==> job 6932 <==
Design alu_top, start of the top module:
module alu_top(
    input             clk,
    input      [31:0] a_in,
    input      [31:0] b_in,
    input      [3:0]  aluc_in,
    output reg [31:0] r_out,
    output reg        zero_out,
    output reg        overflow_out
    );
clock: 5.42 ns
lec_check: 0
cap_margin: 35
core_margin: 2
core_utilization: 72
cts_cluster_diameter: 51
cts_cluster_size: 21
place_density: 0.67
slew_margin: 20
run.sh (not shown) runs the stock make flow with config.mk's settings and CLKGATE_MAP_FILE=.
==> inputs of job 8595, as changes to job 6932 <==
==> flow/config.mk (replaced) <==
export PLATFORM = sky130hd
export DESIGN_NAME = alu_top
export DESIGN_NICKNAME = alu_top
export VERILOG_FILES = /design/flow/design.v
export SDC_FILE = /design/flow/constraint.sdc
export NUM_CORES = 4
export LEC_CHECK = 0
export CAP_MARGIN = 20
export CORE_MARGIN = 2
export CORE_UTILIZATION = 71
export CTS_CLUSTER_SIZE = 15
export HOLD_SLACK_MARGIN = -0.1
export PLACE_DENSITY_LB_ADDON = 0.24
export SETUP_SLACK_MARGIN = -0.41
export SLEW_MARGIN = 20
==> flow/constraint.sdc (replaced) <==
create_clock -name core_clock -period 4.71 [get_ports {clk}]
set_input_delay 0.9420 -clock core_clock [delete_from_list [all_inputs] [get_ports {clk}]]
set_output_delay 0.9420 -clock core_clock [all_outputs]
set_load 0.01 [all_outputs]
==> inputs of job 3227, as changes to job 6932 <==
==> flow/config.mk (replaced) <==
export PLATFORM = sky130hd
export DESIGN_NAME = alu_top
export DESIGN_NICKNAME = alu_top
export VERILOG_FILES = /design/flow/design.v
export SDC_FILE = /design/flow/constraint.sdc
export NUM_CORES = 4
export LEC_CHECK = 0
export CAP_MARGIN = 40
export CORE_MARGIN = 2
export CORE_UTILIZATION = 72
export CTS_CLUSTER_DIAMETER = 62
export CTS_CLUSTER_SIZE = 20
export PLACE_DENSITY_LB_ADDON = 0.28
export SLEW_MARGIN = 40
==> flow/constraint.sdc (replaced) <==
create_clock -name core_clock -period 5.37 [get_ports {clk}]
set_input_delay 1.0740 -clock core_clock [delete_from_list [all_inputs] [get_ports {clk}]]
set_output_delay 1.0740 -clock core_clock [all_outputs]
set_load 0.01 [all_outputs]
==> notes.md <==
run metrics: status stopped before the end, Exit stage 4_1_cts, error message [ERROR DPL-0038] Utilization greater than 100%, impossible to legalize, Die Wd 118 um, Initial Utilization 72.6%, post-DP HPWL 33600 um, CORE AREA 0.0126 mm2, routability cong. ~1.1
-- figures above: job 8595

==> notes.md <==
run metrics: status stopped before the end, Exit stage 5_1_grt, error message [ERROR GRT-0232] Routing congestion too high. Check the congestion heatmap in the GUI., routability cong. 1.06, CORE AREA 0.0125 mm2, Initial Utilization between 70 and 80%, post-DP HPWL 24100 um, Die Wd 117 um
-- figures above: job 3227

==> notes.md <==
flow finished, numbers: largest net degree at the start of global routing 38, setup violators final 1, sequential cell count 102, CORE AREA 0.0125 mm2, status finished with violations, fin area roughly 0.011 mm2, post-DP HPWL 23500 um, Die Wd 117 um, yosys aoi share 21.4%, violated checks negative setup slack, worst setup margin -0.223 ns, Initial Utilization around three quarters, Static Leak just over 0.005 uW
-- figures above: job 6932


* * *

==> run R: inputs <==
==> flow/design.v <==
`timescale 1ns / 1ps
module alu_top(
    input             clk,
    input      [31:0] a_in,
    input      [31:0] b_in,
    input      [3:0]  aluc_in,
    output reg [31:0] r_out,
    output reg        zero_out,
    output reg        overflow_out
    );
    reg  [31:0] a_q, b_q;
    reg  [3:0]  aluc_q;
    wire [31:0] r;
    wire        zero, overflow;
    alu u_alu(.a(a_q), .b(b_q), .overflow(overflow), .zero(zero), .r(r), .aluc(aluc_q));
    always @(posedge clk) begin
        a_q          <= a_in;
        b_q          <= b_in;
        aluc_q       <= aluc_in;
        r_out        <= r;
        zero_out     <= zero;
        overflow_out <= overflow;
    end
endmodule

`timescale 1ns / 1ps
module alu(
    input [31:0]a,
    input [31:0]b,
    output overflow,
    output zero,
    output [31:0]r,
    input [3:0] aluc   
    );
    parameter Add    =    3'b000;     
    parameter Addu    =    3'b010;     
    parameter Sub    =     3'b001;     
    parameter Subu    =    3'b011;     
    parameter And    =    3'b100;     
    parameter Or    =    3'b101;     
    parameter Xor    =    3'b110;     
	 parameter Lui1    =    3'b111;     
	 wire signed [31:0] sa=a,sb=b;
	 reg [32:0]result;
always@(*)begin
        case(aluc)
            Addu: begin
                result=a+b;
            end
            Subu: begin
                result=a-b;
            end
            Add: begin
                result=sa+sb;
            end
            Sub: begin
                result=sa-sb;
            end
            And: begin
                result=a&b;
            end
            Or: begin
                result=a|b;
            end
            Xor: begin
                result=a^b;
            end
            Lui1: begin
				result = {b[15:0], 16'b0};
				end
            default:
                result=a+b;
        endcase
    end
    assign r=result[31:0];
    assign zero=(r==32'b0)?1:0;
    assign overflow=result[32];
endmodule
==> flow/run.sh <==
#!/bin/bash
# the make line also repeats each setting of config.mk as NAME=value (left out here)
make -C /OpenROAD-flow-scripts/flow DESIGN_CONFIG=/design/flow/config.mk WORK_HOME=/design/flow/orfs CLKGATE_MAP_FILE= finish
==> flow/config.mk <==
export PLATFORM = sky130hd
export DESIGN_NAME = alu_top
export DESIGN_NICKNAME = alu_top
export VERILOG_FILES = /design/flow/design.v
export SDC_FILE = /design/flow/constraint.sdc
export NUM_CORES = 4
export LEC_CHECK = 0
export CAP_MARGIN = 20
export CORE_MARGIN = 2
export CORE_UTILIZATION = 58
export MIN_ROUTING_LAYER = met1
export PLACE_DENSITY_LB_ADDON = 0.19
export SLEW_MARGIN = 40
==> flow/constraint.sdc <==
create_clock -name core_clock -period 5.34 [get_ports {clk}]
set_input_delay 1.0680 -clock core_clock [delete_from_list [all_inputs] [get_ports {clk}]]
set_output_delay 1.0680 -clock core_clock [all_outputs]
set_load 0.01 [all_outputs]
==> run E (differences from run R) <==
--- a/flow/config.mk
+++ b/flow/config.mk
@@ -8,6 +8,4 @@
 export CAP_MARGIN = 20
 export CORE_MARGIN = 2
-export CORE_UTILIZATION = 58
-export MIN_ROUTING_LAYER = met1
-export PLACE_DENSITY_LB_ADDON = 0.19
-export SLEW_MARGIN = 40
+export CORE_UTILIZATION = 66
+export SLEW_MARGIN = 20
==> flow/constraint.sdc (replaced) <==
create_clock -name core_clock -period 4.88 [get_ports {clk}]
set_input_delay 0.9760 -clock core_clock [delete_from_list [all_inputs] [get_ports {clk}]]
set_output_delay 0.9760 -clock core_clock [all_outputs]
set_load 0.01 [all_outputs]
==> run K (differences from run R) <==
==> flow/config.mk (replaced) <==
export PLATFORM = sky130hd
export DESIGN_NAME = alu_top
export DESIGN_NICKNAME = alu_top
export VERILOG_FILES = /design/flow/design.v
export SDC_FILE = /design/flow/constraint.sdc
export NUM_CORES = 4
export LEC_CHECK = 0
export ABC_AREA = 1
export CAP_MARGIN = 20
export CORE_ASPECT_RATIO = 1.8
export CORE_MARGIN = 9
export CORE_UTILIZATION = 58
export CTS_CLUSTER_DIAMETER = 345
export CTS_CLUSTER_SIZE = 100
export SLEW_MARGIN = 20
export TNS_END_PERCENT = 5
==> flow/constraint.sdc (replaced) <==
create_clock -name core_clock -period 6.0 [get_ports {clk}]
set_input_delay 1.2000 -clock core_clock [delete_from_list [all_inputs] [get_ports {clk}]]
set_output_delay 1.2000 -clock core_clock [all_outputs]
set_load 0.01 [all_outputs]
==> summary of the runs <==
- Run R produced a layout that fails on negative setup slack. Run K completed without violations. Run E completed, yet does not pass: negative setup slack.
- Critical path depth is the same in run E and run R.
- Setup slack: run E < run R < run K.
- In run E the core utilization is higher than in run K, by 22 points.
- Non-clock buffer count: run E > run R > run K.
- Clock-buffer cell count, highest first: run K, run E, run R.
- The lowest worst hold slack belongs to run K, the highest to run E.

* * *

==> inputs of trial 50 <==
Starts from the design.v that is shown in full above.
export LEC_CHECK = 0
export CAP_MARGIN = 20
export CORE_MARGIN = 2
export CORE_UTILIZATION = 72
export CTS_CLUSTER_DIAMETER = 52
export PLACE_DENSITY = 0.37
export SLEW_MARGIN = 20
create_clock -name core_clock -period 5.48 [get_ports {clk}]
==> build 51 (differences from trial 50) <==
Settings changed: CORE_UTILIZATION 72 to 67, CTS_CLUSTER_DIAMETER 52 to default, CTS_CLUSTER_SIZE from default to 100, PLACE_DENSITY 0.37 to default, TNS_END_PERCENT from default to 5.
==> flow/constraint.sdc (replaced) <==
create_clock -name core_clock -period 6.0 [get_ports {clk}]
set_input_delay 1.2000 -clock core_clock [delete_from_list [all_inputs] [get_ports {clk}]]
set_output_delay 1.2000 -clock core_clock [all_outputs]
set_load 0.01 [all_outputs]
==> comparison table <==
quantity	trial 50	build 51
HPWL reported at the end of detailed placement	23600 um	24700 um
Cell row count	41	42
Die width	117 um	121 um
TritonCTS Buffers	9	9
Count of placed standard cells including taps	1400	1370
Worst setup slack after placement	-142 ps	10.0 ps
Cell Area, Placed	10600 um^2	10400 um^2
Number of buffers inserted by post-CTS setup repair	47	0
Run status	aborted with a tool error	finished clean
Last stage reached	5_1_grt	-
Average cell area after synthesis	8.20 um^2	8.20 um^2
Die Height	117 um	121 um
GP Congestion	1.13	1.06
Summed instance area of the synthesized netlist	9160 um^2	9160 um^2
# resized after CTS	23	1
Port-buffer cells	102	102
Simple-Gate Area Share	0.175	0.175
Effective utilization at floorplan	0.732	0.689
Die ar.	13600 um^2	14600 um^2
Post-synthesis compound-gate area fraction	0.214	0.214
Total core area	12500 um^2	13300 um^2
Largest type area fraction	0.223	0.223

* * *

==> inputs of run C <==
RTL: the design.v shown in full above, as it stands there.
export LEC_CHECK = 0
export ABC_AREA = 1
export CAP_MARGIN = 25
export CELL_PAD_IN_SITES_DETAIL_PLACEMENT = 1
export CELL_PAD_IN_SITES_GLOBAL_PLACEMENT = 1
export CORE_ASPECT_RATIO = 0.72
export CORE_MARGIN = 4
export CORE_UTILIZATION = 29
export GPL_ROUTABILITY_DRIVEN = 0
export HOLD_SLACK_MARGIN = -0.08
export MIN_ROUTING_LAYER = met2
export PLACE_DENSITY_LB_ADDON = 0.19
export SETUP_SLACK_MARGIN = 1.26
export SLEW_MARGIN = 40
create_clock -name core_clock -period 4.31 [get_ports {clk}]
==> inputs of run Y, as changes to run C <==
CAP_MARGIN = 5   (was 25)
CELL_PAD_IN_SITES_DETAIL_PLACEMENT = not set   (was 1)
CELL_PAD_IN_SITES_GLOBAL_PLACEMENT = not set   (was 1)
CORE_ASPECT_RATIO = not set   (was 0.72)
CORE_MARGIN = 2   (was 4)
CORE_UTILIZATION = 71   (was 29)
CTS_CLUSTER_DIAMETER = 279   (was not set)
CTS_CLUSTER_SIZE = 95   (was not set)
GPL_ROUTABILITY_DRIVEN = not set   (was 0)
HOLD_SLACK_MARGIN = not set   (was -0.08)
MIN_ROUTING_LAYER = not set   (was met2)
PLACE_DENSITY = 0.37   (was not set)
PLACE_DENSITY_LB_ADDON = not set   (was 0.19)
SETUP_SLACK_MARGIN = not set   (was 1.26)
SLEW_MARGIN = 20   (was 40)
==> flow/constraint.sdc (replaced) <==
create_clock -name core_clock -period 3.37 [get_ports {clk}]
set_input_delay 0.6740 -clock core_clock [delete_from_list [all_inputs] [get_ports {clk}]]
set_output_delay 0.6740 -clock core_clock [all_outputs]
set_load 0.01 [all_outputs]
==> inputs of run Z, as changes to run C <==
ABC_AREA = not set   (was 1)
CAP_MARGIN = 20   (was 25)
CELL_PAD_IN_SITES_DETAIL_PLACEMENT = not set   (was 1)
CELL_PAD_IN_SITES_GLOBAL_PLACEMENT = not set   (was 1)
CORE_MARGIN = 3   (was 4)
GPL_ROUTABILITY_DRIVEN = not set   (was 0)
HOLD_SLACK_MARGIN = not set   (was -0.08)
MIN_ROUTING_LAYER = met1   (was met2)
SLEW_MARGIN = 0   (was 40)
==> flow/constraint.sdc (replaced) <==
create_clock -name core_clock -period 4.91 [get_ports {clk}]
set_input_delay 0.9820 -clock core_clock [delete_from_list [all_inputs] [get_ports {clk}]]
set_output_delay 0.9820 -clock core_clock [all_outputs]
set_load 0.01 [all_outputs]
==> notes <==
Between run C and run Z, the lower critical path depth is in run Z (gap 7).
Against run C, the count of clock-buffer cells in the layout of run Z is lower by 3.
Routed wire length: run Z is lower than run C (33%).
Run C passed the timing, DRC and antenna checks. Run Y failed in 4_1_cts. Run Z completed, yet does not pass: negative setup slack.
Of run C and run Z, run C has the higher global-route usage (gap 20 points).
Of run C and run Z, run Z has the higher utilization (gap 3.4 points).
Between run C and run Z, the lower maximum frequency is in run Z (gap 34%, measured against run Z).

* * *

==> v10: inputs <==
// alu_top: RTL as listed in full above, without the edits since
Settings: LEC_CHECK=0, CAP_MARGIN=20, CORE_MARGIN=2, CORE_UTILIZATION=72, CTS_CLUSTER_DIAMETER=41, CTS_CLUSTER_SIZE=41, MIN_ROUTING_LAYER=met1, PLACE_DENSITY=0.66, SLEW_MARGIN=40, TNS_END_PERCENT=50; clock period 5.34 ns.
==> v24 (differences from v10) <==
Settings changed: CORE_UTILIZATION 72 to 40, CTS_CLUSTER_DIAMETER 41 to unset, CTS_CLUSTER_SIZE 41 to unset, GPL_ROUTABILITY_DRIVEN set to 1, GPL_TIMING_DRIVEN set to 0, MIN_ROUTING_LAYER met1 to unset, PLACE_DENSITY 0.66 to unset, PLACE_DENSITY_LB_ADDON set to 0.12, SLEW_MARGIN 40 to 35, TNS_END_PERCENT 50 to unset.
==> flow/constraint.sdc (replaced) <==
create_clock -name core_clock -period 6.54 [get_ports {clk}]
set_input_delay 1.3080 -clock core_clock [delete_from_list [all_inputs] [get_ports {clk}]]
set_output_delay 1.3080 -clock core_clock [all_outputs]
set_load 0.01 [all_outputs]
==> qor summary <==
Net count reported at finish: v24 1427; v10 1459
Worst path most repeated cell: v24 or4_1; v10 or3_4
Power Density: v24 203 nW/um2; v10 256 nW/um2
Share of the final layout cell area in multi-input gates: v24 60.9%; v10 60.0%
Final worst hold slack: v24 0.809 ns; v10 0.815 ns
Antenna violations before repair: v24 0; v10 1
Via-to-Cell Ratio: v24 5.75; v10 7.10
DIE AREA: v24 24100 um2; v10 13600 um2
DIE HEIGHT: v24 155 um; v10 117 um
WP data required: v24 6.85 ns; v10 5.64 ns
M1 WL: v24 15300 um; v10 11900 um
Area of placed instances: v24 10500 um2; v10 10700 um2
Ratio of final minimum period to clock period: v24 96.7%; v10 107%
Switching share of total power: v24 37.9%; v10 38.9%
Routability-driven placement congestion ratio: v24 0.994; v10 1.20
Layout-stage area growth over the synthesis result: v24 20.0%; v10 22.9%
Vias in the first global route: v24 8050; v10 9379
Met1 layer usage reported by global route: v24 39.5%; v10 59.5%
Arr. time, crit path: v24 6.63 ns; v10 6.02 ns
Result of the run: v24 finished clean; v10 failed layout checks
Violated checks: v24 -; v10 negative setup slack
Number of tap cells added at floorplan: v24 285; v10 172

* * *

==> trial 95 <==
// alu_top: RTL as listed in full above, without the edits since
Settings: LEC_CHECK=0, CAP_MARGIN=20, CORE_MARGIN=2, CORE_UTILIZATION=72, CTS_CLUSTER_DIAMETER=52, PLACE_DENSITY=0.4, SLEW_MARGIN=20; clock period 5.48 ns.
==> trial 92 (differences from trial 95) <==
CORE_UTILIZATION = 71   (was 72)
CTS_CLUSTER_DIAMETER = default   (was 52)
CTS_CLUSTER_SIZE = 58   (was default)
PLACE_DENSITY = 0.67   (was 0.4)
==> flow/constraint.sdc (replaced) <==
create_clock -name core_clock -period 5.0 [get_ports {clk}]
set_input_delay 1.0000 -clock core_clock [delete_from_list [all_inputs] [get_ports {clk}]]
set_output_delay 1.0000 -clock core_clock [all_outputs]
set_load 0.01 [all_outputs]
==> trial 4 (differences from trial 95) <==
CAP_MARGIN = 40   (was 20)
CTS_CLUSTER_DIAMETER = 51   (was 52)
CTS_CLUSTER_SIZE = 24   (was default)
PLACE_DENSITY = 0.67   (was 0.4)
==> flow/constraint.sdc (replaced) <==
create_clock -name core_clock -period 5.42 [get_ports {clk}]
set_input_delay 1.0840 -clock core_clock [delete_from_list [all_inputs] [get_ports {clk}]]
set_output_delay 1.0840 -clock core_clock [all_outputs]
set_load 0.01 [all_outputs]
==> build 36 (differences from trial 95) <==
CORE_UTILIZATION = 20   (was 72)
CTS_CLUSTER_DIAMETER = default   (was 52)
PLACE_DENSITY = default   (was 0.4)
==> flow/constraint.sdc (replaced) <==
create_clock -name core_clock -period 5.73 [get_ports {clk}]
set_input_delay 1.1460 -clock core_clock [delete_from_list [all_inputs] [get_ports {clk}]]
set_output_delay 1.1460 -clock core_clock [all_outputs]
set_load 0.01 [all_outputs]
==> qor summary <==
item                                                                              build 36                          trial 4                   trial 92                   trial 95
Result of the run                                         no timing/DRC/antenna violations       complete, but fails checks  aborted with a tool error  aborted with a tool error
Last stage reached                                                                       -                                -   global routing (5_1_grt)   global routing (5_1_grt)
Violated checks                                                                          -             negative setup slack                          -                          -
Area of the core                                                                45300 um^2                       12500 um^2                 12600 um^2                 12500 um^2
# Max-Cap Violations                                                                     0                                0                          -                          -
Count of plain and timing-repair buffers                                               167                              179                          -                          -
CP endpoint                                                                       zero_out                         zero_out                          -                          -
Sequential fraction of total cell area                                               17.4%                            18.3%                          -                          -
DRT iter0 DRCs                                                                         716                             1573                          -                          -
Number of nets with antenna violations after routing                                     0                                0                          -                          -
Type of the worst min-delay path                                      register to register             register to register                          -                          -
Largest class                                              multi-input combinational cells  multi-input combinational cells                          -                          -
Leak pwr                                                                        0.00502 uW                       0.00503 uW                          -                          -
Longest individual stage delay on the worst path                                   0.60 ns                          0.54 ns                          -                          -
PnR Total Power                                                                    2680 uW                          2790 uW                          -                          -
DR vias                                                                               8785                             9926                          -                          -
Power Dens Cells                                                               228 nW/um^2                      249 nW/um^2                          -                          -
Clock network fraction of total power                                                24.5%                            23.7%                          -                          -
# fillers                                                                             4953                              606                          -                          -
Slew at the pin closest to its max-slew limit                                      1.00 ns                         0.936 ns                          -                          -
Detailed placer's ending HPWL                                                     28800 um                         23500 um                   28000 um                   23600 um
Power in sequential cells                                                           860 uW                           902 uW                          -                          -
Multi-input gates                                                                      877                              877                          -                          -
DR WL/cell                                                                         19.1 um                          22.7 um                          -                          -
Reg power frac                                                                       32.1%                            32.3%                          -                          -
Final weighted congestion in routability-driven placement                            0.943                             1.13                       1.04                       1.13
Power and IR drop assume default switching activity.
